Design b58_cliky, start of the top module:
module b58_cliky
	(
		CLOCK_50,						 
    KEY,
    SW,
    HEX0, HEX1, HEX2, HEX3, HEX4, HEX5, HEX6, HEX7,
		PLOT_X,
		PLOT_Y,
		PLOT_COLOUR,
		PLOT_EN
	);
Settings: LEC_CHECK=0, CAP_MARGIN=20, CELL_PAD_IN_SITES_GLOBAL_PLACEMENT=0, CORE_MARGIN=2, CORE_UTILIZATION=72, CTS_CLUSTER_DIAMETER=28, GPL_TIMING_DRIVEN=1, PLACE_DENSITY=0.91, SLEW_MARGIN=20; clock period 7.6 ns.
run.sh (not shown) runs the stock make flow with config.mk's settings and CLKGATE_MAP_FILE=.
The starting point failed in global routing (5_1_grt), error GRT-0116.
Next try:
--- a/flow/config.mk
+++ b/flow/config.mk
@@ -7,2 +7,3 @@
 export LEC_CHECK = 0
+export ABC_AREA = 0
 export CAP_MARGIN = 20
@@ -10,6 +11,6 @@
 export CORE_MARGIN = 2
-export CORE_UTILIZATION = 72
-export CTS_CLUSTER_DIAMETER = 28
+export CORE_UTILIZATION = 65
+export CTS_CLUSTER_DIAMETER = 57
 export GPL_TIMING_DRIVEN = 1
-export PLACE_DENSITY = 0.91
+export SETUP_SLACK_MARGIN = 2.44
 export SLEW_MARGIN = 20
==> flow/constraint.sdc (replaced) <==
create_clock -name core_clock -period 9.03 [get_ports {CLOCK_50}]
set_input_delay 1.8060 -clock core_clock [delete_from_list [all_inputs] [get_ports {CLOCK_50}]]
set_output_delay 1.8060 -clock core_clock [all_outputs]
set_load 0.01 [all_outputs]
Outcome: With this change the flow completed, yet does not pass: negative setup slack; synthesized area does not change; die size goes up by 11%; synthesized cell count stays the same.
Next try:
==> flow/config.mk (replaced) <==
export PLATFORM = sky130hd
export DESIGN_NAME = b58_cliky
export DESIGN_NICKNAME = b58_cliky
export VERILOG_FILES = /design/flow/design.v
export SDC_FILE = /design/flow/constraint.sdc
export NUM_CORES = 4
export LEC_CHECK = 0
export CAP_MARGIN = 20
export CORE_MARGIN = 2
export CORE_UTILIZATION = 40
export PLACE_DENSITY = 0.6
export SLEW_MARGIN = 20
==> flow/constraint.sdc (replaced) <==
create_clock -name core_clock -period 15.2 [get_ports {CLOCK_50}]
set_input_delay 3.0400 -clock core_clock [delete_from_list [all_inputs] [get_ports {CLOCK_50}]]
set_output_delay 3.0400 -clock core_clock [all_outputs]
set_load 0.01 [all_outputs]
What happened: Now the flow produced a clean layout. Setup slack is better by 3.5 ns. Non-clock buffer count shrinks by 422. Via count is lower by 19%. Power drops by 38%. Wire length went down by 22%. Design area shrinks by 17%. Clock skew rose by 0.0088 ns.

* * *

b58_cliky again, from the RTL that the note above started with.
==> flow/config.mk <==
export PLATFORM = sky130hd
export DESIGN_NAME = b58_cliky
export DESIGN_NICKNAME = b58_cliky
export VERILOG_FILES = /design/flow/design.v
export SDC_FILE = /design/flow/constraint.sdc
export NUM_CORES = 4
export LEC_CHECK = 0
export ABC_AREA = 1
export CAP_MARGIN = 20
export CELL_PAD_IN_SITES_GLOBAL_PLACEMENT = 0
export CORE_MARGIN = 2
export CORE_UTILIZATION = 72
export CTS_CLUSTER_DIAMETER = 204
export CTS_CLUSTER_SIZE = 42
export GPL_TIMING_DRIVEN = 1
export MAX_ROUTING_LAYER = met4
export PLACE_DENSITY = 0.91
export SETUP_SLACK_MARGIN = -0.33
export SLEW_MARGIN = 20
==> flow/constraint.sdc <==
create_clock -name core_clock -period 6.23 [get_ports {CLOCK_50}]
set_input_delay 1.2460 -clock core_clock [delete_from_list [all_inputs] [get_ports {CLOCK_50}]]
set_output_delay 1.2460 -clock core_clock [all_outputs]
set_load 0.01 [all_outputs]
The first run did not get past global routing (5_1_grt) (GRT-0116).
Then changed:
- ABC_AREA: 1 -> default
- CELL_PAD_IN_SITES_GLOBAL_PLACEMENT: 0 -> 2
- CORE_UTILIZATION: 72 -> 20
- CTS_CLUSTER_DIAMETER: 204 -> default
- CTS_CLUSTER_SIZE: 42 -> default
- MAX_ROUTING_LAYER: met4 -> default
- SETUP_SLACK_MARGIN: -0.33 -> default
- clock period: 6.23 -> 13.1 ns (I/O delays scaled with it)
With this change the flow went through all stages and came out clean. Synthesized cell count fell by 14%. Die area came out higher to 3.6 times its value. Synthesized area came out higher by 1.7%.
Then changed:
- CELL_PAD_IN_SITES_GLOBAL_PLACEMENT: 2 -> default
- CORE_UTILIZATION: 20 -> 69
- GPL_TIMING_DRIVEN: 1 -> default
- PLACE_DENSITY: 0.91 -> 0.66
- clock period: 13.1 -> 10.3 ns (I/O delays scaled with it)
Outcome: Now the flow finished with negative setup slack left. Via count increases by about a fifth. Synthesized cell count stays the same. Area after synthesis does not change. Sequential share of layout area decreases by 1.2 points. Routed wire length increases by roughly a tenth. Final cell count decreases by about a fifth. Cell area increases by a few percent. Worst setup slack degrades by 1.5 ns. Total power increases by about a fifth. Global-route usage increases by 30 points. Clock skew decreases by 0.021 ns.
Then changed:
- ABC_AREA: default -> 1
- CELL_PAD_IN_SITES_GLOBAL_PLACEMENT: default -> 0
- CORE_UTILIZATION: 69 -> 68
- CTS_CLUSTER_DIAMETER: default -> 30
- CTS_CLUSTER_SIZE: default -> 41
- GPL_TIMING_DRIVEN: default -> 1
- HOLD_SLACK_MARGIN: default -> -0.09
- PLACE_DENSITY: 0.66 -> default
Result: With this change the flow ended with an error in global routing (5_1_grt). Synthesized area went down by 1.7%. Die size stays flat. Synthesized cell count went up by about 16%.
Then changed:
- ABC_AREA: 1 -> default
- CELL_PAD_IN_SITES_GLOBAL_PLACEMENT: 0 -> default
- CORE_UTILIZATION: 68 -> 60
- CTS_CLUSTER_DIAMETER: 30 -> default
- CTS_CLUSTER_SIZE: 41 -> default
- GPL_TIMING_DRIVEN: 1 -> default
- HOLD_SLACK_MARGIN: -0.09 -> default
- clock period: 10.3 -> 8.46 ns (I/O delays scaled with it)
=> This time the run reached the layout checks and failed them: negative setup slack; area after synthesis rose slightly; synthesized cell count came out lower by about a fifth; die area grows by about a fifth.
Then changed:
- ABC_AREA: default -> 1
- CORE_UTILIZATION: 60 -> 63
- CTS_CLUSTER_SIZE: default -> 93
- PLACE_DENSITY: default -> 0.6
- clock period: 8.46 -> 8.44 ns (I/O delays scaled with it)
What happened:
- The changed run finished but fails on negative setup slack
- worst setup slack gets worse by 0.54 ns
- area after synthesis goes down by 1.7%
- register-to-register slack got worse by 0.54 ns
- wire length is higher by 1.2%
- clock skew drops by 0.0059 ns
- design area goes down by 1.3%
- non-clock buffer count is lower by 66
- critical path depth rises by 30
- utilization rises by 4.3 points
- hold slack loses 0.024 ns
- total power goes down by 0.83%

* * *

Starting RTL as in the previous note.
==> flow/design.v (excerpt) <==
module b58_cliky
	(
		CLOCK_50,						 
    KEY,
    SW,
    HEX0, HEX1, HEX2, HEX3, HEX4, HEX5, HEX6, HEX7,
		PLOT_X,
		PLOT_Y,
		PLOT_COLOUR,
		PLOT_EN
	);
export LEC_CHECK = 0
export CAP_MARGIN = 20
export CELL_PAD_IN_SITES_GLOBAL_PLACEMENT = 0
export CORE_MARGIN = 2
export CORE_UTILIZATION = 65
export GPL_TIMING_DRIVEN = 1
export PLACE_DENSITY = 0.91
export SLEW_MARGIN = 20
create_clock -name core_clock -period 7.84 [get_ports {CLOCK_50}]
The first run aborted during 5_1_grt, error ODB-0269.
Next try:
--- a/flow/config.mk
+++ b/flow/config.mk
@@ -7,0 +8 @@
+export ABC_AREA = 1
@@ -11 +12,3 @@
-export CORE_UTILIZATION = 65
+export CORE_UTILIZATION = 70
+export CTS_CLUSTER_DIAMETER = 30
+export CTS_CLUSTER_SIZE = 38
@@ -13 +15,0 @@
-export PLACE_DENSITY = 0.91
==> flow/constraint.sdc (replaced) <==
create_clock -name core_clock -period 9.18 [get_ports {CLOCK_50}]
set_input_delay 1.8360 -clock core_clock [delete_from_list [all_inputs] [get_ports {CLOCK_50}]]
set_output_delay 1.8360 -clock core_clock [all_outputs]
set_load 0.01 [all_outputs]
What happened: The changed run did not get past 5_1_grt; die size shrinks by a little under a tenth; synthesized cell count grows by about a fifth; area after synthesis shrinks slightly.
Next try:
--- a/flow/config.mk
+++ b/flow/config.mk
@@ -8 +7,0 @@
-export ABC_AREA = 1
@@ -10 +8,0 @@
-export CELL_PAD_IN_SITES_GLOBAL_PLACEMENT = 0
@@ -12,4 +10 @@
-export CORE_UTILIZATION = 70
-export CTS_CLUSTER_DIAMETER = 30
-export CTS_CLUSTER_SIZE = 38
-export GPL_TIMING_DRIVEN = 1
+export CORE_UTILIZATION = 59
==> flow/constraint.sdc (replaced) <==
create_clock -name core_clock -period 8.44 [get_ports {CLOCK_50}]
set_input_delay 1.6880 -clock core_clock [delete_from_list [all_inputs] [get_ports {CLOCK_50}]]
set_output_delay 1.6880 -clock core_clock [all_outputs]
set_load 0.01 [all_outputs]
With this change the flow produced a layout that fails on negative setup slack.
Synthesized cell count shrinks by 14%.
Area after synthesis rises by 1.7%.
Die area climbs by 20%.
Next try:
--- a/flow/config.mk
+++ b/flow/config.mk
@@ -8 +8,2 @@
-export CAP_MARGIN = 20
+export ABC_AREA = 1
+export CAP_MARGIN = 5
@@ -10 +11,2 @@
-export CORE_UTILIZATION = 59
+export CORE_UTILIZATION = 72
+export CTS_CLUSTER_SIZE = 78
==> flow/constraint.sdc (replaced) <==
create_clock -name core_clock -period 8.96 [get_ports {CLOCK_50}]
set_input_delay 1.7920 -clock core_clock [delete_from_list [all_inputs] [get_ports {CLOCK_50}]]
set_output_delay 1.7920 -clock core_clock [all_outputs]
set_load 0.01 [all_outputs]
After rerunning:
- The changed run did not get past 5_1_grt
- synthesized cell count went up by 16%
- die size went down by 19%
- synthesized area went down by 1.7%
Next try:
--- a/flow/config.mk
+++ b/flow/config.mk
@@ -8,2 +8 @@
-export ABC_AREA = 1
-export CAP_MARGIN = 5
+export CAP_MARGIN = 30
@@ -12 +11,2 @@
-export CTS_CLUSTER_SIZE = 78
+export CTS_CLUSTER_DIAMETER = 32
+export PLACE_DENSITY = 0.64
==> flow/constraint.sdc (replaced) <==
create_clock -name core_clock -period 11.2 [get_ports {CLOCK_50}]
set_input_delay 2.2400 -clock core_clock [delete_from_list [all_inputs] [get_ports {CLOCK_50}]]
set_output_delay 2.2400 -clock core_clock [all_outputs]
set_load 0.01 [all_outputs]
- The changed run completed without violations
- synthesized area increases slightly
- die size rose slightly
- synthesized cell count came out lower by about a fifth

* * *

b58_cliky again, from the RTL that the note above started with.
clock: 8.95 ns
lec_check: 0
abc_area: 0
cap_margin: 25
cell_pad_in_sites_detail_placement: 1
cell_pad_in_sites_global_placement: 1
core_aspect_ratio: 1.44
core_margin: 2
core_utilization: 24
gpl_routability_driven: 0
gpl_timing_driven: 1
hold_slack_margin: 0.15
max_routing_layer: met4
min_routing_layer: met2
place_density_lb_addon: 0.26
slew_margin: 30
tns_end_percent: 5
The baseline completed, yet does not pass: negative setup slack.
Change:
==> flow/config.mk (replaced) <==
export PLATFORM = sky130hd
export DESIGN_NAME = b58_cliky
export DESIGN_NICKNAME = b58_cliky
export VERILOG_FILES = /design/flow/design.v
export SDC_FILE = /design/flow/constraint.sdc
export NUM_CORES = 4
export LEC_CHECK = 0
export ABC_AREA = 1
export CAP_MARGIN = 25
export CELL_PAD_IN_SITES_GLOBAL_PLACEMENT = 3
export CORE_MARGIN = 2
export CORE_UTILIZATION = 24
export GPL_ROUTABILITY_DRIVEN = 0
export GPL_TIMING_DRIVEN = 0
export HOLD_SLACK_MARGIN = 0.15
export MAX_ROUTING_LAYER = met4
export PLACE_DENSITY_LB_ADDON = 0.26
export SLEW_MARGIN = 0
export TNS_END_PERCENT = 40
==> flow/constraint.sdc (replaced) <==
create_clock -name core_clock -period 13.1 [get_ports {CLOCK_50}]
set_input_delay 2.6200 -clock core_clock [delete_from_list [all_inputs] [get_ports {CLOCK_50}]]
set_output_delay 2.6200 -clock core_clock [all_outputs]
set_load 0.01 [all_outputs]
The changed run finished clean.
Final cell count is higher by 4.8%.
Core utilization is lower by 4.3 points.
Global-route usage is lower by 13 points.
Change:
--- a/flow/config.mk
+++ b/flow/config.mk
@@ -8,6 +8,6 @@
 export ABC_AREA = 1
-export CAP_MARGIN = 25
+export CAP_MARGIN = 15
 export CELL_PAD_IN_SITES_GLOBAL_PLACEMENT = 3
 export CORE_MARGIN = 2
-export CORE_UTILIZATION = 24
+export CORE_UTILIZATION = 20
 export GPL_ROUTABILITY_DRIVEN = 0
@@ -16,3 +16,3 @@
 export MAX_ROUTING_LAYER = met4
-export PLACE_DENSITY_LB_ADDON = 0.26
+export PLACE_DENSITY = 0.91
 export SLEW_MARGIN = 0
What happened: Clock-buffer cell count falls by 8; worst setup slack improves by 0.019 ns; area after synthesis is unchanged; core utilization falls by 4.6 points; hold slack barely changes; final cell count rises by 4.8%; power falls by 2.7%.
Change:
==> flow/config.mk (replaced) <==
export PLATFORM = sky130hd
export DESIGN_NAME = b58_cliky
export DESIGN_NICKNAME = b58_cliky
export VERILOG_FILES = /design/flow/design.v
export SDC_FILE = /design/flow/constraint.sdc
export NUM_CORES = 4
export LEC_CHECK = 0
export CAP_MARGIN = 0
export CORE_MARGIN = 2
export CORE_UTILIZATION = 72
export PLACE_DENSITY = 0.66
export SLEW_MARGIN = 20
==> flow/constraint.sdc (replaced) <==
create_clock -name core_clock -period 10.3 [get_ports {CLOCK_50}]
set_input_delay 2.0600 -clock core_clock [delete_from_list [all_inputs] [get_ports {CLOCK_50}]]
set_output_delay 2.0600 -clock core_clock [all_outputs]
set_load 0.01 [all_outputs]
Result: Now the flow failed in global routing (5_1_grt), error ODB-0269; die area goes down by 71%; area after synthesis goes up by 1.7%; synthesized cell count goes down by 14%.
Change:
--- a/flow/config.mk
+++ b/flow/config.mk
@@ -7,6 +7,9 @@
 export LEC_CHECK = 0
-export CAP_MARGIN = 0
+export ABC_AREA = 1
+export CAP_MARGIN = 20
+export CELL_PAD_IN_SITES_GLOBAL_PLACEMENT = 0
 export CORE_MARGIN = 2
-export CORE_UTILIZATION = 72
-export PLACE_DENSITY = 0.66
+export CORE_UTILIZATION = 65
+export CTS_CLUSTER_DIAMETER = 57
+export GPL_TIMING_DRIVEN = 1
 export SLEW_MARGIN = 20
After rerunning:
- This time the run completed, yet does not pass: negative setup slack
- synthesized area went down slightly
- die size climbs by a little under a tenth
- synthesized cell count went up by about a fifth
Change:
--- a/flow/config.mk
+++ b/flow/config.mk
@@ -7,3 +7,2 @@
 export LEC_CHECK = 0
-export ABC_AREA = 1
 export CAP_MARGIN = 20
@@ -11,5 +10,6 @@
 export CORE_MARGIN = 2
-export CORE_UTILIZATION = 65
-export CTS_CLUSTER_DIAMETER = 57
+export CORE_UTILIZATION = 70
+export CTS_CLUSTER_DIAMETER = 30
 export GPL_TIMING_DRIVEN = 1
+export PLACE_DENSITY = 0.35
 export SLEW_MARGIN = 20
==> flow/constraint.sdc (replaced) <==
create_clock -name core_clock -period 9.23 [get_ports {CLOCK_50}]
set_input_delay 1.8460 -clock core_clock [delete_from_list [all_inputs] [get_ports {CLOCK_50}]]
set_output_delay 1.8460 -clock core_clock [all_outputs]
set_load 0.01 [all_outputs]
With this change the flow stopped in global routing (5_1_grt).
Die area shrinks by about 5.4%.
Area after synthesis grows by about 1.7%.
Synthesized cell count shrinks by 14%.

* * *

b58_cliky again, from the RTL that the note above started with.
Settings: LEC_CHECK=0, CAP_MARGIN=20, CORE_ASPECT_RATIO=1.37, CORE_MARGIN=2, CORE_UTILIZATION=56, MIN_ROUTING_LAYER=met2, SLEW_MARGIN=30, TNS_END_PERCENT=20; clock period 16.0 ns.
The baseline ran to the end with no violations.
Edit:
Settings changed: CAP_MARGIN 20 to 25, CELL_PAD_IN_SITES_DETAIL_PLACEMENT set to 1, CORE_ASPECT_RATIO 1.37 to 1.52, CORE_MARGIN 2 to 3, CORE_UTILIZATION 56 to 66, CTS_CLUSTER_DIAMETER set to 297, CTS_CLUSTER_SIZE set to 65, GPL_ROUTABILITY_DRIVEN set to 0, HOLD_SLACK_MARGIN set to 0.14, MAX_ROUTING_LAYER set to met5, PLACE_DENSITY set to 0.6, SLEW_MARGIN 30 to 15, TNS_END_PERCENT 20 to 95.
The changed run aborted during detailed placement (3_5_place_dp) (DPL-0033). Die area is lower by about 13%. Area after synthesis stays the same. Synthesized cell count is unchanged.
Power figures rest on the tool's default switching activity, not on a simulated workload.
